==> inputs of run R <==
Design axi_timer_counter_top, start of the top module:
module axi_timer_counter_top #(
  parameter AXI_ADDR_BW_p = 12     
) (
  input logic  clk,
  input logic  rst_n,
  input logic [AXI_ADDR_BW_p-1:0] i_axi_awaddr,
  input logic  i_axi_awvalid,
  input logic [31:0] i_axi_wdata,
  input logic i_axi_wvalid,
  input logic i_axi_bready,
  input logic [AXI_ADDR_BW_p-1:0] i_axi_araddr,
  input logic i_axi_arvalid,
  input logic i_axi_rready,
  output logic o_axi_awready,
  output logic o_axi_wready,
  output logic [1:0] o_axi_bresp,
  output logic o_axi_bvalid,
  output logic o_axi_arready,
  output logic [31:0] o_axi_rdata,
  output logic [1:0] o_axi_rresp,
  output logic o_axi_rvalid,
  output logic o_cnt0_done,
  output logic o_cnt1_done
);
  logic s_cnt0_en;
  logic s_cnt0_reload;
  logic s_cnt0_count_up;
  logic [31:0] s_cnt0_load_value;
  logic [31:0] s_cnt0_compare_value;
  logic [31:0] s_cnt0_value;
  logic s_cnt1_en;
  logic s_cnt1_reload;
  logic s_cnt1_count_up;
  logic s_cnt1_src;
  logic [31:0] s_cnt1_load_value;
  logic [31:0] s_cnt1_compare_value;
  logic [31:0] s_cnt1_value;
  axi_timer #(
    .AXI_ADDR_BW_p ( AXI_ADDR_BW_p )
  ) axi_timer_inst (
    .clk                  ( clk                   ),
    .rst_n                ( rst_n                 ),
    .i_axi_awaddr         ( i_axi_awaddr          ),
    .i_axi_awvalid        ( i_axi_awvalid         ),
    .i_axi_wdata          ( i_axi_wdata           ),
    .i_axi_wvalid         ( i_axi_wvalid          ),
    .i_axi_bready         ( i_axi_bready          ),
    .i_axi_araddr         ( i_axi_araddr          ),
    .i_axi_arvalid        ( i_axi_arvalid         ),
    .i_axi_rready         ( i_axi_rready          ),
    .o_axi_awready        ( o_axi_awready         ),
    .o_axi_wready         ( o_axi_wready          ),
    .o_axi_bresp          ( o_axi_bresp           ),
    .o_axi_bvalid         ( o_axi_bvalid          ),
    .o_axi_arready        ( o_axi_arready         ),
    .o_axi_rdata          ( o_axi_rdata           ),
  ...
clock: 5.71 ns
lec_check: 0
abc_area: 1
cap_margin: 20
cell_pad_in_sites_detail_placement: 1
cell_pad_in_sites_global_placement: 2
core_aspect_ratio: 0.54
core_margin: 9
core_utilization: 19
cts_cluster_size: 31
gpl_routability_driven: 1
hold_slack_margin: 0.3
max_routing_layer: met4
place_density_lb_addon: 0.08
setup_slack_margin: 1.71
slew_margin: 5
tns_end_percent: 10
run.sh (not shown) runs the stock make flow with config.mk's settings and CLKGATE_MAP_FILE=.
==> run Y: changes against run R <==
- ABC_AREA: 1 -> unset
- CELL_PAD_IN_SITES_DETAIL_PLACEMENT: 1 -> 2
- CELL_PAD_IN_SITES_GLOBAL_PLACEMENT: 2 -> 3
- CORE_ASPECT_RATIO: 0.54 -> unset
- CORE_MARGIN: 9 -> 2
- CORE_UTILIZATION: 19 -> 42
- CTS_CLUSTER_SIZE: 31 -> unset
- GPL_ROUTABILITY_DRIVEN: 1 -> unset
- HOLD_SLACK_MARGIN: 0.3 -> unset
- MAX_ROUTING_LAYER: met4 -> unset
- PLACE_DENSITY_LB_ADDON: 0.08 -> unset
- SETUP_SLACK_MARGIN: 1.71 -> unset
- SLEW_MARGIN: 5 -> 20
- TNS_END_PERCENT: 10 -> unset
==> flow/constraint.sdc (replaced) <==
create_clock -name core_clock -period 5.0 [get_ports {clk}]
set_input_delay 1.0000 -clock core_clock [delete_from_list [all_inputs] [get_ports {clk}]]
set_output_delay 1.0000 -clock core_clock [all_outputs]
set_load 0.01 [all_outputs]
==> results <==
- Of run R and run Y, run Y has the higher core utilization (gap 26 points).
- Of run Y and run R, run R has the higher wire length (gap about 30%, measured against run R).
- Of run Y and run R, run R has the higher fmax (gap about 7%, measured against run R).
- Sequential cell count is the same in run R and run Y.


==> inputs of run M <==
axi_timer_counter_top again, from the RTL that the note above started with.
clock: 2.32 ns
lec_check: 0
cap_margin: 20
core_aspect_ratio: 0.5
core_margin: 2
core_utilization: 72
cts_cluster_diameter: 296
cts_cluster_size: 96
place_density: 0.43
setup_slack_margin: 0.69
slew_margin: 20
tns_end_percent: 5
==> inputs of run A, as changes to run M <==
CORE_ASPECT_RATIO = unset   (was 0.5)
CORE_UTILIZATION = 62   (was 72)
CTS_CLUSTER_DIAMETER = unset   (was 296)
CTS_CLUSTER_SIZE = 100   (was 96)
PLACE_DENSITY = unset   (was 0.43)
SETUP_SLACK_MARGIN = unset   (was 0.69)
TNS_END_PERCENT = unset   (was 5)
==> flow/constraint.sdc (replaced) <==
create_clock -name core_clock -period 3.35 [get_ports {clk}]
set_input_delay 0.6700 -clock core_clock [delete_from_list [all_inputs] [get_ports {clk}]]
set_output_delay 0.6700 -clock core_clock [all_outputs]
set_load 0.01 [all_outputs]
==> flow_metrics.py <==
# Generated from Yosys and OpenROAD reports
metrics = {
    "outcome": {
        "status": "stopped before the end",
        "haltStage": "global routing",
        "error": "[ERROR GRT-0232] Routing congestion too high. Check the congestion heatmap in the GUI.",
    },
    "die": {
        "fp_util_pct": 74.1,
        "core_area_um2": 20700,
    },
    "placed_design": {
        "dp_cells": 2183,
    },
    "global_route": {
        "grt_use_met2_pct": 103,
    },
    "clock_network": {
        "cts_buffers": 7,
    },
}
[end of results for run M]
==> flow_metrics.py <==
# Synthesis and PnR figures
metrics = {
    "outcome": {
        "status": "no timing/DRC/antenna violations",
    },
    "die": {
        "fp_util_pct": 63.2,
        "core_area_um2": 24300,
    },
    "clock_network": {
        "cts_buffers": 34,
    },
    "sta": {
        "fmax_ghz": 0.311,
    },
    "global_route": {
        "grt_use_met2_pct": 55.0,
    },
    "placed_design": {
        "dp_cells": 1992,
    },
    "finish": {
        "nMultiInputCombCells": 1211,
    },
}
[end of results for run A]


==> job 2761 <==
axi_timer_counter_top again, from the RTL that the note above started with.
Settings: LEC_CHECK=0, CAP_MARGIN=20, CORE_MARGIN=2, CORE_UTILIZATION=72, CTS_CLUSTER_DIAMETER=359, CTS_CLUSTER_SIZE=96, PLACE_DENSITY=0.43, SLEW_MARGIN=20; clock period 2.32 ns.
==> inputs of job 2513, as changes to job 2761 <==
Settings changed: ABC_AREA set to 1, CORE_UTILIZATION 72 to 68, CTS_CLUSTER_DIAMETER 359 to 88, CTS_CLUSTER_SIZE 96 to not set, HOLD_SLACK_MARGIN set to -0.09, PLACE_DENSITY 0.43 to not set.
==> flow/constraint.sdc (replaced) <==
create_clock -name core_clock -period 3.07 [get_ports {clk}]
set_input_delay 0.6140 -clock core_clock [delete_from_list [all_inputs] [get_ports {clk}]]
set_output_delay 0.6140 -clock core_clock [all_outputs]
set_load 0.01 [all_outputs]
==> results <==
item	job 2761	job 2513
Worst slack at placement	-0.637 ns	0.228 ns
Post-synthesis share of cell area spent on and, or, nand and nor gates	0.137	0.269
Yosys cell count	1627	2569
Cell variety after synth	78	54
Initial Utilization	0.733	0.694
Max-area cell share	0.270	0.236
Die extent in x	150 µm	165 µm
Most common cell in the synthesized netlist	sky130_fd_sc_hd__nor2_1	sky130_fd_sc_hd__nand2_1
Proportion of synthesized chip area in sequential cells	0.438	0.384
Synth Instances	1627	2569
Syn Area/Cell	9.44 µm²	6.82 µm²
Routability-driven placement congestion ratio	1.09	0.987
Placed Instance Area	19100 µm²	19000 µm²
Area fraction in mux cells	0.0400	0.00742
Area of the core	21000 µm²	25300 µm²
Status	did not finish	no timing/DRC/antenna violations
Stage where the flow stopped	clock tree synthesis (4_1_cts)	-
Compound-gate portion of the synthesized area	0.239	0.161
Cells after DPL	2195	2961
Post-detail-place hpwl	41600 µm	42600 µm
Yosys Chip Area	15400 µm²	17500 µm²
Xor+xnor area frac	0.0621	0.0320
Height of the die	150 µm	165 µm
Area of the mapped netlist	15400 µm²	17500 µm²
Area enclosed by the die boundary	22500 µm²	27100 µm²


==> run a: inputs <==
axi_timer_counter_top again, from the RTL that the note above started with.
Design axi_timer_counter_top, start of the top module:
module axi_timer_counter_top #(
  parameter AXI_ADDR_BW_p = 12     
) (
  input logic  clk,
  input logic  rst_n,
  input logic [AXI_ADDR_BW_p-1:0] i_axi_awaddr,
  input logic  i_axi_awvalid,
  input logic [31:0] i_axi_wdata,
  input logic i_axi_wvalid,
  input logic i_axi_bready,
  input logic [AXI_ADDR_BW_p-1:0] i_axi_araddr,
  input logic i_axi_arvalid,
  input logic i_axi_rready,
  output logic o_axi_awready,
  output logic o_axi_wready,
  output logic [1:0] o_axi_bresp,
  output logic o_axi_bvalid,
  output logic o_axi_arready,
  output logic [31:0] o_axi_rdata,
  output logic [1:0] o_axi_rresp,
  output logic o_axi_rvalid,
  output logic o_cnt0_done,
  output logic o_cnt1_done
);
Settings: LEC_CHECK=0, CAP_MARGIN=20, CELL_PAD_IN_SITES_DETAIL_PLACEMENT=2, CELL_PAD_IN_SITES_GLOBAL_PLACEMENT=3, CORE_ASPECT_RATIO=1.81, CORE_MARGIN=2, CORE_UTILIZATION=29, CTS_CLUSTER_DIAMETER=396, GPL_ROUTABILITY_DRIVEN=0, HOLD_SLACK_MARGIN=-0.06, MAX_ROUTING_LAYER=met5, SLEW_MARGIN=20, TNS_END_PERCENT=30; clock period 2.75 ns.
==> run b: changes against run a <==
CELL_PAD_IN_SITES_DETAIL_PLACEMENT = not set   (was 2)
CELL_PAD_IN_SITES_GLOBAL_PLACEMENT = not set   (was 3)
CORE_ASPECT_RATIO = not set   (was 1.81)
CORE_UTILIZATION = 40   (was 29)
CTS_CLUSTER_DIAMETER = not set   (was 396)
GPL_ROUTABILITY_DRIVEN = not set   (was 0)
HOLD_SLACK_MARGIN = not set   (was -0.06)
MAX_ROUTING_LAYER = not set   (was met5)
TNS_END_PERCENT = not set   (was 30)
==> flow/constraint.sdc (replaced) <==
create_clock -name core_clock -period 5.0 [get_ports {clk}]
set_input_delay 1.0000 -clock core_clock [delete_from_list [all_inputs] [get_ports {clk}]]
set_output_delay 1.0000 -clock core_clock [all_outputs]
set_load 0.01 [all_outputs]
==> results_slide.txt <==
Run Summary

Status
  – Status: finished clean

Layout
  – Sequential cell area: 6728 sq um
  – Comb/total area: 45.95%

Final timing
  – Worst slew margin: 31.21%

Drt
  – Wl on met1: 22.10 mm

Power and ir drop
  – Total internal power: 3.972 mW
Source of the figures above: run b

==> results_slide.txt <==
Run Summary

Final timing
  – Final setup viols: 27
  – Final Worst Setup Slack: -0.1346 ns
  – Worst slew margin: 47.00%

Status
  – Status: failed layout checks
  – Failed Checks: negative setup slack

Layout
  – Comb/total area: 41.86%
Source of the figures above: run a

No activity file was given, so power comes from the tool's default toggle rates.
